==> flow/design.v <==
module TMDS_Encoder (
    input  wire       PixelClk,
    output reg  [9:0] pDataOutRaw,    
    input  wire [7:0] pDataOut,       
    input  wire       pC0,
    input  wire       pC1,
    input  wire       pVde
);
localparam [9:0] kCtlTkn0 = 10'b1101010100;
localparam [9:0] kCtlTkn1 = 10'b0010101011;
localparam [9:0] kCtlTkn2 = 10'b0101010100;
localparam [9:0] kCtlTkn3 = 10'b1010101011;
function [3:0] sum_bits8;
    input [7:0] u;
    integer i;
    begin
        sum_bits8 = 4'd0;
        for (i = 0; i < 8; i = i + 1)
            sum_bits8 = sum_bits8 + {3'b000, u[i]};
    end
endfunction
reg  [7:0] pDataOut_1;
reg  [3:0] n1d_1;
reg        pC0_1, pC1_1, pVde_1;
reg  [8:0] q_m_2;
reg  [3:0] n1q_m_2, n0q_m_2;
reg        pC0_2, pC1_2, pVde_2;
reg  signed [4:0] cnt_t_3;
wire [8:0] q_m_xor_1, q_m_xnor_1, q_m_1;
wire [3:0] n1q_m_1;
always @(posedge PixelClk) begin
    pVde_1     <= pVde;
    n1d_1      <= sum_bits8(pDataOut);
    pDataOut_1 <= pDataOut;
    pC0_1      <= pC0;
    pC1_1      <= pC1;
end
assign q_m_xor_1[0]  = pDataOut_1[0];
assign q_m_xnor_1[0] = pDataOut_1[0];
genvar gi;
generate
    for (gi = 1; gi < 8; gi = gi + 1) begin : encode
        assign q_m_xor_1[gi]  = q_m_xor_1[gi-1] ^ pDataOut_1[gi];
        assign q_m_xnor_1[gi] = ~(q_m_xnor_1[gi-1] ^ pDataOut_1[gi]);
    end
endgenerate
assign q_m_xor_1[8]  = 1'b1;
assign q_m_xnor_1[8] = 1'b0;
assign q_m_1 = (n1d_1 > 4'd4 || (n1d_1 == 4'd4 && pDataOut_1[0] == 1'b0)) ?
               q_m_xnor_1 : q_m_xor_1;
assign n1q_m_1 = sum_bits8(q_m_1[7:0]);
always @(posedge PixelClk) begin
    n1q_m_2 <= n1q_m_1;
    n0q_m_2 <= 4'd8 - n1q_m_1;
    q_m_2   <= q_m_1;
    pC0_2   <= pC0_1;
    pC1_2   <= pC1_1;
    pVde_2  <= pVde_1;
end
wire cond_balanced_2     = (cnt_t_3 == 5'sd0) || (n1q_m_2 == 4'd4);
wire cond_not_balanced_2 = (cnt_t_3 > 5'sd0 && n1q_m_2 > 4'd4) ||
                           (cnt_t_3 < 5'sd0 && n1q_m_2 < 4'd4);
wire [9:0] control_token_2 = (!pC1_2 && !pC0_2) ? kCtlTkn0 :
                             (!pC1_2 &&  pC0_2) ? kCtlTkn1 :
                             ( pC1_2 && !pC0_2) ? kCtlTkn2 :
                                                  kCtlTkn3;
wire [9:0] q_out_2 =
    !pVde_2                            ? control_token_2 :
    (cond_balanced_2 && !q_m_2[8])     ? {~q_m_2[8], q_m_2[8], ~q_m_2[7:0]} :
    (cond_balanced_2 &&  q_m_2[8])     ? {~q_m_2[8], q_m_2[8],  q_m_2[7:0]} :
    cond_not_balanced_2                ? {1'b1,      q_m_2[8], ~q_m_2[7:0]} :
                                         {1'b0,      q_m_2[8],  q_m_2[7:0]};
wire signed [4:0] dc_bias_2 = $signed({1'b0, n0q_m_2}) - $signed({1'b0, n1q_m_2});
wire signed [4:0] cnt_t_2 =
    !pVde_2                        ? 5'sd0 :
    (cond_balanced_2 && !q_m_2[8]) ? cnt_t_3 + dc_bias_2 :
    (cond_balanced_2 &&  q_m_2[8]) ? cnt_t_3 - dc_bias_2 :
    cond_not_balanced_2            ? cnt_t_3 + $signed({3'b000,  q_m_2[8], 1'b0}) + dc_bias_2 :
                                     cnt_t_3 - $signed({3'b000, ~q_m_2[8], 1'b0}) - dc_bias_2;
always @(posedge PixelClk) begin
    cnt_t_3     <= cnt_t_2;
    pDataOutRaw <= q_out_2;    
end
endmodule
module rgb2dvi (
    input  wire        PixelClk,
    input  wire [23:0] vid_pData,
    input  wire        vid_pVDE,
    input  wire        vid_pHSync,
    input  wire        vid_pVSync,
    output wire [9:0]  pDataOutRaw0,    
    output wire [9:0]  pDataOutRaw1,    
    output wire [9:0]  pDataOutRaw2     
);
TMDS_Encoder DataEncoder0 (
    .PixelClk(PixelClk), .pDataOutRaw(pDataOutRaw0),
    .pDataOut(vid_pData[15:8]), .pC0(vid_pHSync), .pC1(vid_pVSync), .pVde(vid_pVDE));
TMDS_Encoder DataEncoder1 (
    .PixelClk(PixelClk), .pDataOutRaw(pDataOutRaw1),
    .pDataOut(vid_pData[7:0]), .pC0(1'b0), .pC1(1'b0), .pVde(vid_pVDE));
TMDS_Encoder DataEncoder2 (
    .PixelClk(PixelClk), .pDataOutRaw(pDataOutRaw2),
    .pDataOut(vid_pData[23:16]), .pC0(1'b0), .pC1(1'b0), .pVde(vid_pVDE));
endmodule
clock: 4.77 ns
lec_check: 0
abc_area: 0
cap_margin: 20
cell_pad_in_sites_global_placement: 2
core_aspect_ratio: 0.82
core_margin: 2
core_utilization: 40
cts_cluster_diameter: 131
hold_slack_margin: 0.02
max_routing_layer: met4
min_routing_layer: met2
setup_slack_margin: 0.86
slew_margin: 20
run.sh (not shown) runs the stock make flow with config.mk's settings and CLKGATE_MAP_FILE=.
The starting point passed the timing, DRC and antenna checks.
==> next run, changes <==
Settings changed: ABC_AREA 0 to default, CELL_PAD_IN_SITES_GLOBAL_PLACEMENT 2 to default, CORE_ASPECT_RATIO 0.82 to default, CORE_UTILIZATION 40 to 8, CTS_CLUSTER_DIAMETER 131 to default, HOLD_SLACK_MARGIN 0.02 to default, MAX_ROUTING_LAYER met4 to default, MIN_ROUTING_LAYER met2 to default, SETUP_SLACK_MARGIN 0.86 to default.
Clock period 4.77 ns to 4.05 ns, I/O delays scaled along.
Effect:
- The new run passed the timing, DRC and antenna checks
- routed wire length went up by 24%
- setup slack gets worse by 0.82 ns
- clock-buffer cell count went down by 1
- clock skew went up by 0.0069 ns
==> next run, changes <==
Settings changed: CORE_ASPECT_RATIO from default to 0.5, CORE_UTILIZATION 8 to 30, PLACE_DENSITY from default to 0.89.
Clock period 4.05 ns to 4.0 ns, I/O delays scaled along.
After rerunning: Final cell count goes down by about 44%. Wire length goes down by 14%. Critical path depth goes up by 1. Clock skew goes down by 0.0065 ns. Area after synthesis stays the same. Core utilization goes up by 27 points. Cell area goes down by about 10%.
==> next run, changes <==
Settings changed: ABC_AREA from default to 1, CAP_MARGIN 20 to 30, CORE_UTILIZATION 30 to 63, CTS_CLUSTER_DIAMETER from default to 324, CTS_CLUSTER_SIZE from default to 98, PLACE_DENSITY 0.89 to 0.82, SETUP_SLACK_MARGIN from default to -0.09, SLEW_MARGIN 20 to 10, TNS_END_PERCENT from default to 10.
=> Cell count rose by 3.0%. Routed wire length rose by 2.0%.
==> next run, changes <==
Settings changed: ABC_AREA 1 to default, CAP_MARGIN 30 to 20, CORE_ASPECT_RATIO 0.5 to 1.32, CORE_UTILIZATION 63 to 40, CTS_CLUSTER_DIAMETER 324 to default, CTS_CLUSTER_SIZE 98 to default, PLACE_DENSITY 0.82 to default, SETUP_SLACK_MARGIN -0.09 to default, SLEW_MARGIN 10 to 20, TNS_END_PERCENT 10 to 5.
Routed wire length falls by 13%.
